## Test1
module Test1
    #(   
    parameter W_IN        = 16,
    parameter W_IN_MODULE = 26,
    parameter BWIDTH      = 18,
    parameter FILTERWIDTH = 13,
    parameter AWIDTH      = 30,
    parameter DWIDTH      = 27,
    parameter DFWIDTH     = 18,
    parameter RWIDTH      = 8,
    parameter RFWIDTH     = 6,
    parameter DSPWIDTH    = 48,
    parameter MULTWIDTH   = DWIDTH + W_IN ,
    parameter RZEROS      = DFWIDTH - RFWIDTH,
    parameter W_OUT       = 16
) (
    input  wire clk,
    input  wire rst,
    input  wire [W_IN -1:0  	] s_chans_dataI,
    input  wire [W_IN -1:0  	] s_chans_dataQ,
    input  wire              	  s_chans_valid,
    input  wire [FILTERWIDTH-1:0] Filter_Coefficient,
    input  wire [FILTERWIDTH-1:0] Error_Coefficient,
    input  wire [RWIDTH-1:0     ] R_level,
    output wire              	  Valid_Out,
    output wire [W_IN_MODULE-1:0] OutputI,
    output wire [W_IN_MODULE-1:0] OutputQ
);
clock: 7.07 ns
lec_check: 0
cap_margin: 20
core_margin: 2
core_utilization: 72
place_density: 0.65
setup_slack_margin: -0.2
slew_margin: 20
run.sh (not shown) runs the stock make flow with config.mk's settings and CLKGATE_MAP_FILE=.
The first run finished with setup timing left.
Edit:
--- a/flow/config.mk
+++ b/flow/config.mk
@@ -6,8 +6,12 @@
 export NUM_CORES = 4
 export LEC_CHECK = 0
+export ABC_AREA = 1
 export CAP_MARGIN = 20
+export CORE_ASPECT_RATIO = 0.5
 export CORE_MARGIN = 2
 export CORE_UTILIZATION = 72
-export PLACE_DENSITY = 0.65
-export SETUP_SLACK_MARGIN = -0.2
+export CTS_CLUSTER_DIAMETER = 364
+export CTS_CLUSTER_SIZE = 98
+export SETUP_SLACK_MARGIN = -0.53
 export SLEW_MARGIN = 20
+export TNS_END_PERCENT = 5
==> flow/constraint.sdc (replaced) <==
create_clock -name core_clock -period 5.83 [get_ports {clk}]
set_input_delay 1.1660 -clock core_clock [delete_from_list [all_inputs] [get_ports {clk}]]
set_output_delay 1.1660 -clock core_clock [all_outputs]
set_load 0.01 [all_outputs]
The changed run stopped in global routing (5_1_grt) with ODB-0269.
Die size came out higher by 9.4%.
Area after synthesis came out higher by 9.3%.
Synthesized cell count came out higher by 33%.
Edit:
==> flow/config.mk (replaced) <==
export PLATFORM = sky130hd
export DESIGN_NAME = Test1
export DESIGN_NICKNAME = Test1
export VERILOG_FILES = /design/flow/design.v
export SDC_FILE = /design/flow/constraint.sdc
export NUM_CORES = 4
export LEC_CHECK = 0
export CAP_MARGIN = 5
export CORE_MARGIN = 2
export CORE_UTILIZATION = 72
export PLACE_DENSITY = 0.65
export SETUP_SLACK_MARGIN = 1.27
export SLEW_MARGIN = 20
==> flow/constraint.sdc (replaced) <==
create_clock -name core_clock -period 7.07 [get_ports {clk}]
set_input_delay 1.4140 -clock core_clock [delete_from_list [all_inputs] [get_ports {clk}]]
set_output_delay 1.4140 -clock core_clock [all_outputs]
set_load 0.01 [all_outputs]
After rerunning: With this change the flow reached the layout checks and failed them: setup timing; die size came out lower by a little under a tenth; area after synthesis came out lower by a little under a tenth; synthesized cell count came out lower by a quarter to a third.
Edit:
==> flow/config.mk (replaced) <==
export PLATFORM = sky130hd
export DESIGN_NAME = Test1
export DESIGN_NICKNAME = Test1
export VERILOG_FILES = /design/flow/design.v
export SDC_FILE = /design/flow/constraint.sdc
export NUM_CORES = 4
export LEC_CHECK = 0
export CAP_MARGIN = 20
export CORE_MARGIN = 2
export CORE_UTILIZATION = 40
export SLEW_MARGIN = 20
==> flow/constraint.sdc (replaced) <==
create_clock -name core_clock -period 10.0 [get_ports {clk}]
set_input_delay 2.0000 -clock core_clock [delete_from_list [all_inputs] [get_ports {clk}]]
set_output_delay 2.0000 -clock core_clock [all_outputs]
set_load 0.01 [all_outputs]
The changed run finished clean.
Global-route usage fell by 17 points.
Synthesized area stays the same.
Combinational power fell by well over a third.
Edit:
--- a/flow/config.mk
+++ b/flow/config.mk
@@ -6,6 +6,10 @@
 export NUM_CORES = 4
 export LEC_CHECK = 0
-export CAP_MARGIN = 20
-export CORE_MARGIN = 2
+export CAP_MARGIN = 5
+export CELL_PAD_IN_SITES_DETAIL_PLACEMENT = 1
+export CORE_MARGIN = 3
 export CORE_UTILIZATION = 40
+export CTS_CLUSTER_DIAMETER = 42
+export CTS_CLUSTER_SIZE = 33
+export PLACE_DENSITY_LB_ADDON = 0.03
 export SLEW_MARGIN = 20
The new run finished clean.
Total power grows by 17%.
Clock power rises by 48%.
Worst setup slack is better by 0.075 ns.
Global-route usage is higher by 2.5 points.
Non-clock buffer count went up by 30.
Die area rose by 0.92%.
Utilization went up by 1.1 points.
Area after synthesis is unchanged.
Edit:
==> flow/config.mk (replaced) <==
export PLATFORM = sky130hd
export DESIGN_NAME = Test1
export DESIGN_NICKNAME = Test1
export VERILOG_FILES = /design/flow/design.v
export SDC_FILE = /design/flow/constraint.sdc
export NUM_CORES = 4
export LEC_CHECK = 0
export CAP_MARGIN = 15
export CELL_PAD_IN_SITES_GLOBAL_PLACEMENT = 0
export CORE_MARGIN = 9
export CORE_UTILIZATION = 65
export PLACE_DENSITY_LB_ADDON = 0.04
export SETUP_SLACK_MARGIN = 1.18
export SLEW_MARGIN = 20
==> flow/constraint.sdc (replaced) <==
create_clock -name core_clock -period 6.89 [get_ports {clk}]
set_input_delay 1.3780 -clock core_clock [delete_from_list [all_inputs] [get_ports {clk}]]
set_output_delay 1.3780 -clock core_clock [all_outputs]
set_load 0.01 [all_outputs]
Result: This time the run finished but fails on setup timing; first-iteration DRC count climbs by 86%; core utilization increases by 34 points; synthesized cell count stays the same.


## run 1
The RTL this note starts from:
==> flow/design.v <==
`timescale 1ns / 1ps
module Module_of_number
#(   
    parameter W_IN = 26,
    parameter W_OUT = 27
) (
    input  wire [W_IN -1:0 ] Input_a,
    input  wire [W_IN -1:0 ] Input_b,
    output wire [W_OUT-1:0 ] Output
);
wire  sign_a ;
wire  sign_b ;    
reg   [W_IN-1:0] module_a; 
reg   [W_IN-1:0] module_b;
assign  sign_a = Input_a[W_IN-1];
assign  sign_b = Input_b[W_IN-1];
always @* begin : async_proc
    case (sign_a)
        1'b0 : module_a =  Input_a;
        1'b1 : module_a = -Input_a;
    endcase
    case (sign_b)
        1'b0 : module_b =  Input_b;
        1'b1 : module_b = -Input_b;
    endcase
end
assign Output  = module_a + module_b;
endmodule
`timescale 1ns / 1ps
module EMA_Module
#(   
    parameter BWIDTH = 13,
    parameter DWIDTH = 27,
    parameter OUTWIDTH = 48   
) (
    input  wire clk,
    input  wire rst,
    input  wire [BWIDTH-1:0     ] Filter_Coefficient,
    input  wire [DWIDTH-1:0     ] Port_Data,
    input  wire                   Valid,
    output wire                   Valid_out_ema,
    output wire [OUTWIDTH-1:0   ] Filter_Out
);
reg        [DWIDTH-1:0]   Data;
reg        [BWIDTH-1:0]   Coeff_2;
reg        [BWIDTH-1:0]   Coeff_1;
reg signed [DWIDTH-1:0]   Pread; 
reg signed [OUTWIDTH-1:0] accum;
reg signed [OUTWIDTH-1:0] c;
reg Valid_1,Valid_2,Valid_3;
wire signed [DWIDTH+6:0] accum_shift ;
wire signed [DWIDTH-1:0] accum_raunding ;
assign accum_shift    = accum[OUTWIDTH-1:14   ];  
assign accum_raunding = accum_shift[DWIDTH-1:0];  
always @(posedge clk) begin
  if (rst) begin
    Data    <= 0;
    Coeff_1 <= 0;
    Coeff_2 <= 0;
    Pread   <= 0;
    accum   <= 0;
    c       <= 0;
    Valid_1 <= 1'b0;
    Valid_2 <= 1'b0;
    Valid_3 <= 1'b0;
  end else begin
    Valid_1 <= Valid;
    if (Valid) begin
        Data    <= Port_Data;
    end
    Coeff_1 <= Filter_Coefficient;
    Valid_2 <= Valid_1;
    Pread   <= $signed({1'b0,Data})  - accum_raunding;  
    Coeff_2 <= Coeff_1;
    if (Valid_2) begin
        accum   <= $signed({{5{1'b0}},Coeff_2}) * Pread + c;
        Valid_3 <= Valid_2;
    end
    if (Valid_3) begin
        c     <= accum;
    end
  end
end
assign Filter_Out = accum;
assign Valid_out_ema  = Valid_2;
endmodule
`timescale 1ns / 1ps
module Error
#(   
    parameter BWIDTH = 13,
    parameter AWIDTH = 27,
    parameter DWIDTH = 8,
    parameter OUTWIDTH = 48   
) (
    input  wire clk,
    input  wire rst,
    input  wire [BWIDTH-1:0     ] Error_Coefficient,
    input  wire [AWIDTH-1:0     ] Port_Data_A,
    input  wire [DWIDTH-1:0     ] R_level,
    input  wire                   Valid,
    output wire                   Valid_out_error,
    output wire [OUTWIDTH-1:0   ] Error_Out
);
reg signed [AWIDTH-1:0]   Data;
reg        [BWIDTH-1:0]   Coeff_2;
reg        [BWIDTH-1:0]   Coeff_1;
reg signed [DWIDTH-1:0]   Pread;
reg        [DWIDTH-1:0]   R_trig; 
reg signed [OUTWIDTH-1:0] accum;
reg signed [OUTWIDTH-1:0] c;
reg Valid_1,Valid_2;
always @(posedge clk) begin
  if (rst) begin
	R_trig  <= 0;
	Valid_1 <= 1'b0;
	Coeff_1 <= 0;
	Data    <= 0;
	Pread   <= 0;
	Valid_2 <= 1'b0;
	Coeff_2 <= 0;
	accum   <= 0;
	c       <= 0;
  end else begin
	R_trig  <= R_level;
	Valid_1 <= Valid;
	Coeff_1 <= Error_Coefficient;
	Data    <= Port_Data_A;
    Pread   <= $signed({1'b0,R_trig})  - Data;
	Valid_2 <= Valid_1;
	Coeff_2 <= Coeff_1;
	if (Valid_2) begin
		accum <= $signed({{5{1'b0}},Coeff_2}) * Pread + c;
	end
	c <= accum;
  end
end
assign Valid_out_error = Valid_2;
assign Error_Out = accum;
endmodule
`timescale 1ns / 1ps
module Test1
    #(   
    parameter W_IN        = 16,
    parameter W_IN_MODULE = 26,
    parameter BWIDTH      = 18,
    parameter FILTERWIDTH = 13,
    parameter AWIDTH      = 30,
    parameter DWIDTH      = 27,
    parameter DFWIDTH     = 18,
    parameter RWIDTH      = 8,
    parameter RFWIDTH     = 6,
    parameter DSPWIDTH    = 48,
    parameter MULTWIDTH   = DWIDTH + W_IN ,
    parameter RZEROS      = DFWIDTH - RFWIDTH,
    parameter W_OUT       = 16
) (
    input  wire clk,
    input  wire rst,
    input  wire [W_IN -1:0  	] s_chans_dataI,
    input  wire [W_IN -1:0  	] s_chans_dataQ,
    input  wire              	  s_chans_valid,
    input  wire [FILTERWIDTH-1:0] Filter_Coefficient,
    input  wire [FILTERWIDTH-1:0] Error_Coefficient,
    input  wire [RWIDTH-1:0     ] R_level,
    output wire              	  Valid_Out,
    output wire [W_IN_MODULE-1:0] OutputI,
    output wire [W_IN_MODULE-1:0] OutputQ
);
wire        [W_IN_MODULE:0] Module_Out;  
wire signed [DSPWIDTH-1:0 ] EMA_Out ;    
wire signed [DWIDTH+6:0   ] EMA_Out_Shift;  
wire signed [DWIDTH-1:0   ] EMA_Out_Round;  
wire        [DWIDTH-1:0   ] R_with_zeros;
wire signed [DSPWIDTH-1:0 ] Error_Out ;
wire signed [DWIDTH+6:0   ] Error_Out_Shift;  
wire signed [DWIDTH-1:0   ] Error_Out_Round;  
wire valid_connection,valid_error,valid_out_error;
reg   [0:0]  Valid_1,Valid_2;
reg  signed [W_IN-1:0       ] received_Qsignal;
reg  signed [W_IN-1:0       ] received_Isignal;
reg  signed [MULTWIDTH-1:0  ] first_Qmult;
reg  signed [MULTWIDTH-1:0  ] first_Imult;
wire signed [W_IN_MODULE-1:0] first_Qmult_round ;
wire signed [W_IN_MODULE-1:0] first_Imult_round ;
wire signed [W_IN-1:0       ] Satureted_real;
wire signed [W_IN-1:0       ] Satureted_imag;
reg  signed [W_IN_MODULE-1:0] Q_out_reg;
reg  signed [W_IN_MODULE-1:0] I_out_reg;
    assign Valid_Out  = valid_out_error;
    assign OutputQ    = Q_out_reg;
    assign OutputI    = I_out_reg;
always @(posedge clk) begin
  if (rst) begin
    received_Isignal <= 0;
    received_Qsignal <= 0;
    first_Imult      <= 0;
    first_Qmult      <= 0;
    Valid_1          <= 1'b0;
    Valid_2          <= 1'b0;
    I_out_reg        <= 0;
    Q_out_reg        <= 0;
  end else begin
    if(s_chans_valid) begin
        received_Isignal <= s_chans_dataI;  
        received_Qsignal <= s_chans_dataQ;  
    end
    first_Imult <= received_Isignal * Error_Out_Round;  
    first_Qmult <= received_Qsignal * Error_Out_Round;  
    Valid_1     <= s_chans_valid;
    Valid_2     <= Valid_1;
    if (Valid_Out)begin
        I_out_reg     <= first_Imult_round;  
        Q_out_reg     <= first_Qmult_round;  
    end
  end
 end
assign EMA_Out_Shift = EMA_Out[DSPWIDTH-1:14];  
assign EMA_Out_Round = EMA_Out_Shift[DWIDTH-1:0];  
assign R_with_zeros = {R_level,{RZEROS{1'b0}}};
assign Error_Out_Shift = Error_Out[DSPWIDTH-1:10];  
assign Error_Out_Round = Error_Out_Shift[DWIDTH-1:0];  
assign first_Imult_round = first_Imult[MULTWIDTH-1:17];  
assign first_Qmult_round = first_Qmult[MULTWIDTH-1:17];  
    Module_of_number #(
        .W_IN(W_IN_MODULE),  
        .W_OUT(W_IN_MODULE+1)  
    ) inst_Module_of_number (
        .Input_a   (first_Imult_round),
        .Input_b   (first_Qmult_round),
        .Output    (Module_Out)
    );
    EMA_Module #(
        .BWIDTH(FILTERWIDTH),  
        .DWIDTH(DWIDTH),  
        .OUTWIDTH(DSPWIDTH) 
    ) inst_EMA_Module (
        .clk  (clk),
        .rst  (rst),
        .Filter_Coefficient (Filter_Coefficient),
        .Port_Data (Module_Out) ,
        .Valid (Valid_2),
        .Valid_out_ema (valid_error),
        .Filter_Out (EMA_Out)
    );
    Error #(
        .BWIDTH(FILTERWIDTH),
        .AWIDTH(DWIDTH),
        .DWIDTH(DWIDTH),
        .OUTWIDTH(DSPWIDTH)
    ) inst_Error (
        .clk               (clk),
        .rst               (rst),
        .Error_Coefficient (Error_Coefficient),
        .Port_Data_A       (EMA_Out_Round),
        .R_level           (R_with_zeros),
        .Valid             (valid_error),
        .Valid_out_error   (valid_out_error),
        .Error_Out         (Error_Out)
    );
endmodule
==> flow/config.mk <==
export PLATFORM = sky130hd
export DESIGN_NAME = Test1
export DESIGN_NICKNAME = Test1
export VERILOG_FILES = /design/flow/design.v
export SDC_FILE = /design/flow/constraint.sdc
export NUM_CORES = 4
export LEC_CHECK = 0
export ABC_AREA = 1
export CAP_MARGIN = 40
export CELL_PAD_IN_SITES_GLOBAL_PLACEMENT = 2
export CORE_ASPECT_RATIO = 0.71
export CORE_MARGIN = 3
export CORE_UTILIZATION = 18
export CTS_CLUSTER_DIAMETER = 100
export CTS_CLUSTER_SIZE = 26
export GPL_ROUTABILITY_DRIVEN = 0
export MAX_ROUTING_LAYER = met5
export MIN_ROUTING_LAYER = met2
export PLACE_DENSITY_LB_ADDON = 0.06
export SETUP_SLACK_MARGIN = 0.97
export SLEW_MARGIN = 20
export TNS_END_PERCENT = 100
==> flow/constraint.sdc <==
create_clock -name core_clock -period 8.94 [get_ports {clk}]
set_input_delay 1.7880 -clock core_clock [delete_from_list [all_inputs] [get_ports {clk}]]
set_output_delay 1.7880 -clock core_clock [all_outputs]
set_load 0.01 [all_outputs]
Run 1 reached the final stage; the timing, DRC and antenna checks on its layout passed.
Edits applied to the flow inputs when going from run 1 to run 2:
==> flow/config.mk <==
export PLATFORM = sky130hd
export DESIGN_NAME = Test1
export DESIGN_NICKNAME = Test1
export VERILOG_FILES = /design/flow/design.v
export SDC_FILE = /design/flow/constraint.sdc
export NUM_CORES = 4
export LEC_CHECK = 0
export CAP_MARGIN = 40
export CORE_MARGIN = 2
export CORE_UTILIZATION = 61
export CTS_CLUSTER_DIAMETER = 100
export GPL_ROUTABILITY_DRIVEN = 1
export MAX_ROUTING_LAYER = met5
export MIN_ROUTING_LAYER = met1
export PLACE_DENSITY_LB_ADDON = 0.06
export SLEW_MARGIN = 20
export TNS_END_PERCENT = 100
==> flow/constraint.sdc <==
create_clock -name core_clock -period 7.54 [get_ports {clk}]
set_input_delay 1.5080 -clock core_clock [delete_from_list [all_inputs] [get_ports {clk}]]
set_output_delay 1.5080 -clock core_clock [all_outputs]
set_load 0.01 [all_outputs]
STATUS run=run 2 STAGES=ALL_DONE FINAL_CHECKS=FAILED CAUSE=setup timing
Between run 2 and run 1, it is run 2 whose met3 track demand over resource in global routing is lower, by 38 points.
Summary: total power, run 2 worse than run 1
Per the comparison of run 2 with run 1, final core utilization up 49 points, sequential cell area share went up 1.1 points, number of cells on the worst reg-to-reg path shows no meaningful change, minimum setup slack in the final design now smaller.
From run 1 to run 2 the numbers moved as follows: total grt overflow held steady, count of standard-cell rows shrank by about 40%.
Run 2 — critical path required time 1.58 ns lower, run 1 as reference
> inputs changed (run 2 -> run 3)
diff --git a/flow/config.mk b/flow/config.mk
--- a/flow/config.mk
+++ b/flow/config.mk
@@ -7,9 +7,11 @@
 export LEC_CHECK = 0
+export ABC_AREA = 1
 export CAP_MARGIN = 40
-export CORE_MARGIN = 2
-export CORE_UTILIZATION = 61
+export CORE_MARGIN = 3
+export CORE_UTILIZATION = 18
 export CTS_CLUSTER_DIAMETER = 100
+export CTS_CLUSTER_SIZE = 26
 export GPL_ROUTABILITY_DRIVEN = 1
 export MAX_ROUTING_LAYER = met5
-export MIN_ROUTING_LAYER = met1
+export MIN_ROUTING_LAYER = met2
 export PLACE_DENSITY_LB_ADDON = 0.06
==> comparison <==
Number of antenna violations at the first check in global routing: run 3 < run 2. Run 3 has post-synth area from yosys stat above what run 2 had. Min net switching fraction of the power across run 3 and run 2: run 2. Combinational power, run 3 and run 2: larger value in run 3. The global-route usage number comes out lower for run 3 vs run 2. Row number of global-route vias before repair: run 3 higher / run 2 lower. Run 3 completed; timing, DRC and antenna clean.
Input-level comparison between run 4 and run 3:
==> flow/config.mk <==
export PLATFORM = sky130hd
export DESIGN_NAME = Test1
export DESIGN_NICKNAME = Test1
export VERILOG_FILES = /design/flow/design.v
export SDC_FILE = /design/flow/constraint.sdc
export NUM_CORES = 4
export LEC_CHECK = 0
export CAP_MARGIN = 40
export CORE_MARGIN = 2
export CORE_UTILIZATION = 72
export CTS_CLUSTER_DIAMETER = 100
export CTS_CLUSTER_SIZE = 13
export GPL_ROUTABILITY_DRIVEN = 1
export MAX_ROUTING_LAYER = met5
export MIN_ROUTING_LAYER = met1
export PLACE_DENSITY_LB_ADDON = 0.04
export SETUP_SLACK_MARGIN = 2.23
export SLEW_MARGIN = 20
export TNS_END_PERCENT = 100
Notes after the runs:
In run 4 the implementation ran to completion but is not tape-out ready, as the final checks report setup timing.
The final reports for run 4 and run 3 show instance count after placement with tap cells included lower in the former.
Summary: with run 3 as the reference, number of nets at the end of the flow in run 4 moved down by more than 10%.
Sequential cell area fraction in the yosys report: higher on run 4
Power and IR drop assume default switching activity.
